==> 02-17 <==
==> flow/design.v (excerpt) <==
module top_module(
    input  wire        clkr,
    input  wire        rst,
    input  wire        rxr,
    input  wire [4:0]  btnr,
    output wire        spr,
    output wire [7:0]  hr,
    output wire [7:0]  mr,
    output wire [4:0]  date,
    output wire [4:0]  month,
    output wire [7:0]  year,
    output wire [6:0]  seg,
    output wire [3:0]  an,
    output wire        dp
);
==> flow/config.mk <==
export PLATFORM = sky130hd
export DESIGN_NAME = top_module
export DESIGN_NICKNAME = top_module
export VERILOG_FILES = /design/flow/design.v
export SDC_FILE = /design/flow/constraint.sdc
export NUM_CORES = 4
export LEC_CHECK = 0
export ABC_AREA = 1
export CAP_MARGIN = 0
export CORE_MARGIN = 2
export CORE_UTILIZATION = 65
export CTS_CLUSTER_SIZE = 98
export GPL_ROUTABILITY_DRIVEN = 0
export PLACE_DENSITY_LB_ADDON = 0.03
export SETUP_SLACK_MARGIN = 1.45
export SLEW_MARGIN = 20
==> flow/constraint.sdc <==
create_clock -name core_clock -period 4.95 [get_ports {clkr}]
set_input_delay 0.9900 -clock core_clock [delete_from_list [all_inputs] [get_ports {clkr}]]
set_output_delay 0.9900 -clock core_clock [all_outputs]
set_load 0.01 [all_outputs]
run.sh (not shown) runs the stock make flow with config.mk's settings and CLKGATE_MAP_FILE=.
==> inputs of 04-01, as changes to 02-17 <==
==> flow/config.mk (replaced) <==
export PLATFORM = sky130hd
export DESIGN_NAME = top_module
export DESIGN_NICKNAME = top_module
export VERILOG_FILES = /design/flow/design.v
export SDC_FILE = /design/flow/constraint.sdc
export NUM_CORES = 4
export LEC_CHECK = 0
export ABC_AREA = 1
export CAP_MARGIN = 20
export CORE_MARGIN = 2
export CORE_UTILIZATION = 72
export PLACE_DENSITY = 0.35
export SLEW_MARGIN = 20
==> flow/constraint.sdc (replaced) <==
create_clock -name core_clock -period 5.86 [get_ports {clkr}]
set_input_delay 1.1720 -clock core_clock [delete_from_list [all_inputs] [get_ports {clkr}]]
set_output_delay 1.1720 -clock core_clock [all_outputs]
set_load 0.01 [all_outputs]
==> summary of the runs <==
In 02-17 the via count is smaller than in 04-01, by about 1.1%. Between 04-01 and 02-17, the lower wire length is in 02-17 (gap about 10%, measured against 02-17). Of 04-01 and 02-17, 02-17 has the higher critical path depth (gap 5). 04-01 completed, yet does not pass: setup timing. 02-17 ran to the end with violations: setup timing. Of 02-17 and 04-01, 02-17 has the higher combinational power (gap 23%, measured against 04-01). Between 02-17 and 04-01, the lower clock power is in 04-01 (gap about 9%, measured against 04-01). In 04-01 the non-clock buffer count is lower than in 02-17, by 109. Against 04-01, the sequential share of layout area of 02-17 is lower by 1.6 points. Worst setup slack: 02-17 is worse than 04-01 (0.039 ns). In 04-01 the count of clock-buffer cells in the layout is higher than in 02-17, by 1.
==> figures <==
Result of the run: 02-17 failed layout checks; 04-01 failed layout checks
Violated checks: 02-17 setup timing; 04-01 setup timing
Area added between synthesis and finish: 02-17 29.4%; 04-01 21.7%
Chip Area: 02-17 16300 sq um; 04-01 14800 sq um
Capture point of the critical path: 02-17 seg[5]; 04-01 seg[4]
CP Data Required Time: 02-17 3.96 ns; 04-01 4.69 ns
Area taken by flip-flops and latches: 02-17 3310 sq um; 04-01 3310 sq um
Number of gates given a new drive strength after cts: 02-17 84; 04-01 67
Starting Density: 02-17 0.659; 04-01 0.745
Number of clock buffer instances in the layout: 02-17 23; 04-01 24
ClkCell Share: 02-17 0.0450; 04-01 0.0527
Combinational fraction of the cell area: 02-17 0.469; 04-01 0.502
Vias per inst: 02-17 5.71; 04-01 6.17
Data buffer area share: 02-17 0.143; 04-01 0.0823
Worst path setup slack after routing: 02-17 -0.893 ns; 04-01 -0.854 ns
Worst Hold Slack: 02-17 0.424 ns; 04-01 0.451 ns
Aggregate global-route resource usage: 02-17 0.321; 04-01 0.355
CP Buf/Inv Count: 02-17 10; 04-01 7
Site Rows: 02-17 45; 04-01 42
Width of the die: 02-17 128 um; 04-01 121 um

* * *

==> inputs of zinc <==
Starting RTL as in the previous note.
Settings: LEC_CHECK=0, CAP_MARGIN=40, CELL_PAD_IN_SITES_GLOBAL_PLACEMENT=2, CORE_MARGIN=10, CORE_UTILIZATION=40, CTS_CLUSTER_DIAMETER=333, CTS_CLUSTER_SIZE=43, PLACE_DENSITY=0.35, SETUP_SLACK_MARGIN=-0.96, SLEW_MARGIN=20; clock period 10.0 ns.
==> inputs of garnet, as changes to zinc <==
- CAP_MARGIN: 40 -> 20
- CELL_PAD_IN_SITES_GLOBAL_PLACEMENT: 2 -> not set
- CORE_MARGIN: 10 -> 2
- CORE_UTILIZATION: 40 -> 58
- CTS_CLUSTER_DIAMETER: 333 -> 400
- CTS_CLUSTER_SIZE: 43 -> 99
- PLACE_DENSITY: 0.35 -> not set
- SETUP_SLACK_MARGIN: -0.96 -> not set
==> results.tsv <==
metric	value	unit
vias post-DR	8974	
R2R Path Start	sec_reg[0]	
post-DR vias/cell	5.52	
Non-clock buffer share	0.0539	
outcome	timing/DRC/antenna clean	
met1 GRT Util	0.205	
critical-path cell list	inv_1 -> ha_1 -> buf_8 -> mux2i_1 -> or2_2 -> ha_1 -> o21bai_2 -> ha_1 -> nor3_2 -> a31oi_4 -> a32o_1 -> a211oi_1 -> nor2_2 -> o311a_1 -> o21ai_0 -> nand2_1 -> nor2_1 -> xnor2_1 -> mux2_2 -> ha_1 -> nand2b_1 -> a221oi_1 -> clkdlybuf4s50_1	
met2 routed wirelength	12600	µm
Tot Pwr	1.40	mW
CTS clk-pin slew, worst paths	0.06	ns
That was zinc.
==> results.tsv <==
metric	value	unit
largest area contributor in the netlist	dfxtp_1	
met2 routed wirelength	11100	µm
post-DR vias/cell	5.95	
R2R Path Start	sw_inst.running	
clock network area share	0.0508	
Non-clock buffer share	0.0496	
met1 GRT Util	0.337	
CTS clk-pin slew, worst paths	0.07	ns
critical-path cell list	inv_1 -> ha_1 -> mux2i_1 -> or2_2 -> ha_1 -> o21bai_2 -> ha_1 -> nor3_2 -> a31oi_4 -> a32o_1 -> a211oi_1 -> nor2_2 -> o311a_1 -> o21ai_0 -> nand2_1 -> nor2_1 -> xnor2_1 -> mux2_2 -> ha_1 -> nand2b_1 -> a221oi_1 -> clkdlybuf4s50_1	
Syn Inst Count	1255	
final RePlAce weighted congestion	0.900	
outcome	timing/DRC/antenna clean	
That was garnet.

* * *

==> run a <==
==> flow/design.v <==
`timescale 1ns / 1ps
module top_module(
    input  wire        clkr,
    input  wire        rst,
    input  wire        rxr,
    input  wire [4:0]  btnr,
    output wire        spr,
    output wire [7:0]  hr,
    output wire [7:0]  mr,
    output wire [4:0]  date,
    output wire [4:0]  month,
    output wire [7:0]  year,
    output wire [6:0]  seg,
    output wire [3:0]  an,
    output wire        dp
);
    reg [4:0] btnr_prev;
    reg [4:0] btnr_sync;
    wire btn_time_edge;
    wire btn_date_edge;
    wire btn_stopwatch;
    wire btn_sw_reset;       
    wire btn_sw_startstop;   
    always @(posedge clkr) begin
        if (rst) begin
            btnr_sync <= 5'b0;
            btnr_prev <= 5'b0;
        end else begin
            btnr_sync <= btnr;
            btnr_prev <= btnr_sync;
        end
    end
    assign btn_time_edge = btnr_sync[0] && !btnr_prev[0];
    assign btn_date_edge = btnr_sync[1] && !btnr_prev[1];
    assign btn_stopwatch = btnr_sync[2];   
    assign btn_sw_reset = btnr_sync[3] && !btnr_prev[3];      
    assign btn_sw_startstop = btnr_sync[4] && !btnr_prev[4];  
    reg tx_start;
    reg [7:0] tx_data;
    wire tx_busy;
    wire tx_out;
    uart_tx #(
        .BAUD_RATE(9600),
        .CLOCK_FREQ(153_600)
    ) uart_tx_inst (
        .clk(clkr),
        .rst(rst),
        .tx_start(tx_start),
        .tx_data(tx_data),
        .tx(tx_out),
        .tx_busy(tx_busy)
    );
    assign spr = tx_out;
    reg [1:0] tx_state;
    localparam TX_IDLE = 0, TX_WAIT_BUSY = 1, TX_WAIT_DONE = 2;
    always @(posedge clkr) begin
        if (rst) begin
            tx_state <= TX_IDLE;
            tx_start <= 0;
        end else
        case(tx_state)
            TX_IDLE: begin
                tx_start <= 0;
                if (btn_time_edge) begin
                    tx_data <= 8'd0;
                    tx_start <= 1;
                    tx_state <= TX_WAIT_BUSY;
                end
                else if (btn_date_edge) begin
                    tx_data <= 8'd1;
                    tx_start <= 1;
                    tx_state <= TX_WAIT_BUSY;
                end
            end
            TX_WAIT_BUSY: begin
                tx_start <= 0;
                if (tx_busy) begin
                    tx_state <= TX_WAIT_DONE;
                end
            end
            TX_WAIT_DONE: begin
                if (!tx_busy) begin
                    tx_state <= TX_IDLE;
                end
            end
            default: tx_state <= TX_IDLE;
        endcase
    end
    wire rx_ready;
    wire [7:0] rx_data;
    uart_rx #(
        .BAUD_RATE(9600),
        .CLOCK_FREQ(153_600)
    ) uart_rx_inst (
        .clk(clkr),
        .rst(rst),
        .rx(rxr),
        .rx_ready(rx_ready),
        .rx_data(rx_data)
    );
    reg [2:0] rx_state;
    reg [1:0] byte_count;
    localparam RX_IDLE = 0, RX_TIME = 1, RX_DATE = 2;
    reg [7:0] hr_reg, mr_reg, sec_reg;
    reg [4:0] date_reg, month_reg;
    reg [7:0] year_reg;
    assign hr = hr_reg;
    assign mr = mr_reg;
    assign date = date_reg;
    assign month = month_reg;
    assign year = year_reg;
    reg [9:0] clk_1hz_counter;
    reg clk_1hz_pulse;
    always @(posedge clkr) begin
        if (rst) begin
            clk_1hz_counter <= 0;
            clk_1hz_pulse <= 0;
        end else if (clk_1hz_counter == 1_000 - 1) begin
            clk_1hz_counter <= 0;
            clk_1hz_pulse <= 1;
        end else begin
            clk_1hz_counter <= clk_1hz_counter + 1;
            clk_1hz_pulse <= 0;
        end
    end
    always @(posedge clkr) begin
        if (rst) begin
            rx_state <= RX_IDLE;
            byte_count <= 0;
            hr_reg <= 0;
            mr_reg <= 0;
            sec_reg <= 0;
            date_reg <= 0;
            month_reg <= 0;
            year_reg <= 0;
        end else
        case(rx_state)
            RX_IDLE: begin
                byte_count <= 0;
                if (btn_time_edge) begin
                    rx_state <= RX_TIME;
                end
                else if (btn_date_edge) begin
                    rx_state <= RX_DATE;
                end
                else if (clk_1hz_pulse) begin
                    if (sec_reg == 59) begin
                        sec_reg <= 0;
                        if (mr_reg == 59) begin
                            mr_reg <= 0;
                            if (hr_reg == 23) begin
                                hr_reg <= 0;
                            end else begin
                                hr_reg <= hr_reg + 1;
                            end
                        end else begin
                            mr_reg <= mr_reg + 1;
                        end
                    end else begin
                        sec_reg <= sec_reg + 1;
                    end
                end
            end
            RX_TIME: begin
                if (rx_ready) begin
                    case(byte_count)
                        2'd0: hr_reg <= rx_data;
                        2'd1: mr_reg <= rx_data;
                        2'd2: sec_reg <= rx_data;
                    endcase
                    if (byte_count == 2'd2) begin
                        rx_state <= RX_IDLE;
                    end else begin
                        byte_count <= byte_count + 1;
                    end
                end
            end
            RX_DATE: begin
                if (rx_ready) begin
                    case(byte_count)
                        2'd0: date_reg <= rx_data[4:0];
                        2'd1: month_reg <= rx_data[4:0];
                        2'd2: year_reg <= rx_data;
                    endcase
                    if (byte_count == 2'd2) begin
                        rx_state <= RX_IDLE;
                    end else begin
                        byte_count <= byte_count + 1;
                    end
                end
            end
            default: rx_state <= RX_IDLE;
        endcase
    end
    wire [6:0] seg_sw;
    wire [3:0] an_sw;
    wire dp_sw;
    stopwatch_simple sw_inst (
        .CLK100MHZ(clkr),
        .rst(rst),
        .btn_reset(btn_sw_reset),
        .btn_startstop(btn_sw_startstop),
        .seg(seg_sw),
        .an(an_sw),
        .dp(dp_sw)
    );
    wire [6:0] seg_time;
    wire [3:0] an_time;
    wire dp_time;
    reg display_mode;
    always @(posedge clkr) begin
        if (rst) begin
            display_mode <= 0;
        end else if (btn_time_edge) begin
            display_mode <= 0;   
        end else if (btn_date_edge) begin
            display_mode <= 1;   
        end
    end
    seven_seg_display display_inst (
        .clk(clkr),
        .rst(rst),
        .hr(hr_reg),
        .mr(mr_reg),
        .date(date_reg),
        .month(month_reg),
        .mode(display_mode),
        .seg(seg_time),
        .an(an_time),
        .dp(dp_time)
    );
    assign seg = btn_stopwatch ? seg_sw : seg_time;
    assign an = btn_stopwatch ? an_sw : an_time;
    assign dp = btn_stopwatch ? dp_sw : dp_time;
endmodule
module seven_seg_display(
    input wire clk,
    input wire rst,
    input wire [7:0] hr,
    input wire [7:0] mr,
    input wire [4:0] date,
    input wire [4:0] month,
    input wire mode,   
    output reg [6:0] seg,
    output reg [3:0] an,
    output wire dp
);
    assign dp = 1'b1;   
    wire [3:0] hr_tens = hr / 10;
    wire [3:0] hr_ones = hr % 10;
    wire [3:0] mr_tens = mr / 10;
    wire [3:0] mr_ones = mr % 10;
    wire [3:0] date_tens = date / 10;
    wire [3:0] date_ones = date % 10;
    wire [3:0] month_tens = month / 10;
    wire [3:0] month_ones = month % 10;
    reg [1:0] digit_select;
    reg [5:0] refresh_counter;
    always @(posedge clk) begin
        if (rst) begin
            refresh_counter <= 0;
            digit_select <= 0;
        end else begin
        refresh_counter <= refresh_counter + 1;
        if (refresh_counter == 50) begin
            refresh_counter <= 0;
            digit_select <= digit_select + 1;
        end
        end
    end
    reg [3:0] bcd_digit;
    always @(*) begin
        if (mode == 0) begin
            case(digit_select)
                2'b00: begin an = 4'b1110; bcd_digit = mr_ones; end
                2'b01: begin an = 4'b1101; bcd_digit = mr_tens; end
                2'b10: begin an = 4'b1011; bcd_digit = hr_ones; end
                2'b11: begin an = 4'b0111; bcd_digit = hr_tens; end
            endcase
        end else begin
            case(digit_select)
                2'b00: begin an = 4'b1110; bcd_digit = month_ones; end
                2'b01: begin an = 4'b1101; bcd_digit = month_tens; end
                2'b10: begin an = 4'b1011; bcd_digit = date_ones; end
                2'b11: begin an = 4'b0111; bcd_digit = date_tens; end
            endcase
        end
    end
    always @(*) begin
        case(bcd_digit)
            4'd0: seg = 7'b1000000;
            4'd1: seg = 7'b1111001;
            4'd2: seg = 7'b0100100;
            4'd3: seg = 7'b0110000;
            4'd4: seg = 7'b0011001;
            4'd5: seg = 7'b0010010;
            4'd6: seg = 7'b0000010;
            4'd7: seg = 7'b1111000;
            4'd8: seg = 7'b0000000;
            4'd9: seg = 7'b0010000;
            default: seg = 7'b1111111;
        endcase
    end
endmodule
module uart_tx #(
    parameter BAUD_RATE = 9600,
    parameter CLOCK_FREQ = 100_000_000
)(
    input wire clk,
    input wire rst,
    input wire tx_start,
    input wire [7:0] tx_data,
    output reg tx,
    output reg tx_busy
);
    localparam integer CLK_PER_BIT = CLOCK_FREQ / BAUD_RATE;
    reg [3:0] clk_count;
    reg [3:0] bit_index;
    reg [7:0] tx_data_reg;
    reg [2:0] state;
    localparam IDLE = 3'd0;
    localparam START_BIT = 3'd1;
    localparam DATA_BITS = 3'd2;
    localparam STOP_BIT = 3'd3;
    always @(posedge clk) begin
        if (rst) begin
            tx <= 1'b1;
            tx_busy <= 1'b0;
            state <= IDLE;
            clk_count <= 0;
            bit_index <= 0;
        end else
        case(state)
            IDLE: begin
                tx <= 1'b1;
                clk_count <= 0;
                bit_index <= 0;
                tx_busy <= 1'b0;
                if (tx_start) begin
                    tx_data_reg <= tx_data;
                    tx_busy <= 1'b1;
                    state <= START_BIT;
                end
            end
            START_BIT: begin
                tx <= 1'b0;
                if (clk_count < CLK_PER_BIT - 1) begin
                    clk_count <= clk_count + 1;
                end else begin
                    clk_count <= 0;
                    state <= DATA_BITS;
                end
            end
            DATA_BITS: begin
                tx <= tx_data_reg[bit_index];
                if (clk_count < CLK_PER_BIT - 1) begin
                    clk_count <= clk_count + 1;
                end else begin
                    clk_count <= 0;
                    if (bit_index < 7) begin
                        bit_index <= bit_index + 1;
                    end else begin
                        bit_index <= 0;
                        state <= STOP_BIT;
                    end
                end
            end
            STOP_BIT: begin
                tx <= 1'b1;
                if (clk_count < CLK_PER_BIT - 1) begin
                    clk_count <= clk_count + 1;
                end else begin
                    clk_count <= 0;
                    state <= IDLE;
                end
            end
            default: state <= IDLE;
        endcase
    end
endmodule
module uart_rx #(
    parameter BAUD_RATE = 9600,
    parameter CLOCK_FREQ = 100_000_000
)(
    input wire clk,
    input wire rst,
    input wire rx,
    output reg rx_ready,
    output reg [7:0] rx_data
);
    localparam integer CLK_PER_BIT = CLOCK_FREQ / BAUD_RATE;
    reg [3:0] clk_count;
    reg [3:0] bit_index;
    reg [7:0] rx_data_reg;
    reg [2:0] state;
    reg rx_sync, rx_prev;
    localparam IDLE = 3'd0;
    localparam START_BIT = 3'd1;
    localparam DATA_BITS = 3'd2;
    localparam STOP_BIT = 3'd3;
    always @(posedge clk) begin
        if (rst) begin
            rx_sync <= 1'b1;
            rx_prev <= 1'b1;
        end else begin
            rx_sync <= rx;
            rx_prev <= rx_sync;
        end
    end
    always @(posedge clk) begin
        rx_ready <= 1'b0;
        if (rst) begin
            rx_data <= 8'd0;
            state <= IDLE;
            clk_count <= 0;
            bit_index <= 0;
        end else
        case(state)
            IDLE: begin
                clk_count <= 0;
                bit_index <= 0;
                if (rx_prev == 1'b1 && rx_sync == 1'b0) begin
                    state <= START_BIT;
                end
            end
            START_BIT: begin
                if (clk_count < (CLK_PER_BIT / 2) - 1) begin
                    clk_count <= clk_count + 1;
                end else begin
                    clk_count <= 0;
                    if (rx_sync == 1'b0) begin
                        state <= DATA_BITS;
                    end else begin
                        state <= IDLE;
                    end
                end
            end
            DATA_BITS: begin
                if (clk_count < CLK_PER_BIT - 1) begin
                    clk_count <= clk_count + 1;
                end else begin
                    clk_count <= 0;
                    rx_data_reg[bit_index] <= rx_sync;
                    if (bit_index < 7) begin
                        bit_index <= bit_index + 1;
                    end else begin
                        bit_index <= 0;
                        state <= STOP_BIT;
                    end
                end
            end
            STOP_BIT: begin
                if (clk_count < CLK_PER_BIT - 1) begin
                    clk_count <= clk_count + 1;
                end else begin
                    clk_count <= 0;
                    rx_ready <= 1'b1;
                    rx_data <= rx_data_reg;
                    state <= IDLE;
                end
            end
            default: state <= IDLE;
        endcase
    end
endmodule
module stopwatch_simple(
    input  wire CLK100MHZ,
    input  wire rst,
    input  wire btn_reset,       
    input  wire btn_startstop,   
    output reg  [6:0] seg,
    output reg  [3:0] an,
    output wire dp
);
    assign dp = 1'b1;   
    reg running;
    always @(posedge CLK100MHZ) begin
        if (rst || btn_reset) begin
            running <= 0;   
        end else if (btn_startstop) begin
            running <= ~running;   
        end
    end
    reg [6:0] cnt;
    reg tick_10hz;
    always @(posedge CLK100MHZ) begin
        if (rst) begin
            cnt <= 0;
            tick_10hz <= 0;
        end else if (cnt == 100 - 1) begin   
            cnt <= 0;
            tick_10hz <= 1;
        end else begin
            cnt <= cnt + 1;
            tick_10hz <= 0;
        end
    end
    reg [5:0] seconds;   
    reg [5:0] minutes;   
    reg [3:0] centisec;  
    always @(posedge CLK100MHZ) begin
        if (rst || btn_reset) begin
            seconds <= 0;
            minutes <= 0;
            centisec <= 0;
        end else if (running && tick_10hz) begin
            if (centisec == 9) begin
                centisec <= 0;
                if (seconds == 59) begin
                    seconds <= 0;
                    if (minutes == 59) begin
                        minutes <= 0;
                    end else begin
                        minutes <= minutes + 1;
                    end
                end else begin
                    seconds <= seconds + 1;
                end
            end else begin
                centisec <= centisec + 1;
            end
        end
    end
    wire [3:0] s1 = seconds % 10;
    wire [3:0] s10 = seconds / 10;
    wire [3:0] m1 = minutes % 10;
    wire [3:0] m10 = minutes / 10;
    reg [1:0] sel;
    reg [5:0] refresh_cnt;
    always @(posedge CLK100MHZ) begin
        if (rst) begin
            refresh_cnt <= 0;
            sel <= 0;
        end else begin
        refresh_cnt <= refresh_cnt + 1;
        if (refresh_cnt == 50) begin
            refresh_cnt <= 0;
            sel <= sel + 1;
        end
        end
    end
    reg [3:0] digit;
    always @(*) begin
        case(sel)
            2'b00: begin an = 4'b1110; digit = s1; end    
            2'b01: begin an = 4'b1101; digit = s10; end   
            2'b10: begin an = 4'b1011; digit = m1; end    
            2'b11: begin an = 4'b0111; digit = m10; end   
        endcase
    end
    always @(*) begin
        case(digit)
            4'd0: seg = 7'b1000000;
            4'd1: seg = 7'b1111001;
            4'd2: seg = 7'b0100100;
            4'd3: seg = 7'b0110000;
            4'd4: seg = 7'b0011001;
            4'd5: seg = 7'b0010010;
            4'd6: seg = 7'b0000010;
            4'd7: seg = 7'b1111000;
            4'd8: seg = 7'b0000000;
            4'd9: seg = 7'b0010000;
            default: seg = 7'b1111111;
        endcase
    end
endmodule
==> flow/run.sh <==
#!/bin/bash
# the make line also repeats each setting of config.mk as NAME=value (left out here)
make -C /OpenROAD-flow-scripts/flow DESIGN_CONFIG=/design/flow/config.mk WORK_HOME=/design/flow/orfs CLKGATE_MAP_FILE= finish
==> flow/config.mk <==
export PLATFORM = sky130hd
export DESIGN_NAME = top_module
export DESIGN_NICKNAME = top_module
export VERILOG_FILES = /design/flow/design.v
export SDC_FILE = /design/flow/constraint.sdc
export NUM_CORES = 4
export LEC_CHECK = 0
export ABC_AREA = 1
export CAP_MARGIN = 20
export CORE_MARGIN = 2
export CORE_UTILIZATION = 68
export CTS_CLUSTER_DIAMETER = 390
export CTS_CLUSTER_SIZE = 100
export SLEW_MARGIN = 20
==> flow/constraint.sdc <==
create_clock -name core_clock -period 5.03 [get_ports {clkr}]
set_input_delay 1.0060 -clock core_clock [delete_from_list [all_inputs] [get_ports {clkr}]]
set_output_delay 1.0060 -clock core_clock [all_outputs]
set_load 0.01 [all_outputs]
==> inputs of run b, as changes to run a <==
--- a/flow/config.mk
+++ b/flow/config.mk
@@ -10,5 +10,4 @@
 export CORE_MARGIN = 2
-export CORE_UTILIZATION = 68
-export CTS_CLUSTER_DIAMETER = 390
-export CTS_CLUSTER_SIZE = 100
+export CORE_UTILIZATION = 65
+export CTS_CLUSTER_SIZE = 73
 export SLEW_MARGIN = 20
==> flow/constraint.sdc (replaced) <==
create_clock -name core_clock -period 5.22 [get_ports {clkr}]
set_input_delay 1.0440 -clock core_clock [delete_from_list [all_inputs] [get_ports {clkr}]]
set_output_delay 1.0440 -clock core_clock [all_outputs]
set_load 0.01 [all_outputs]
==> notes <==
- Run a completed, yet does not pass: negative setup slack. Run b ran to the end with violations: negative setup slack.
- Clock skew: run a is higher than run b (0.0046 ns).
- In run b the final cell count is lower than in run a, by 0.79%.
- Of run b and run a, run a has the higher non-clock buffer count (gap 19).
- In synthesized cell count, run a and run b do not differ.
- Of run a and run b, run a has the higher sequential power (gap about 4%, measured against run b).
- In run a the clock-buffer cell count is lower than in run b, by 3.
- Combinational power: run a is larger than run b (19%).
- Flip-flop count is the same in run b and run a.
Power is estimated from default activity; no workload was simulated.
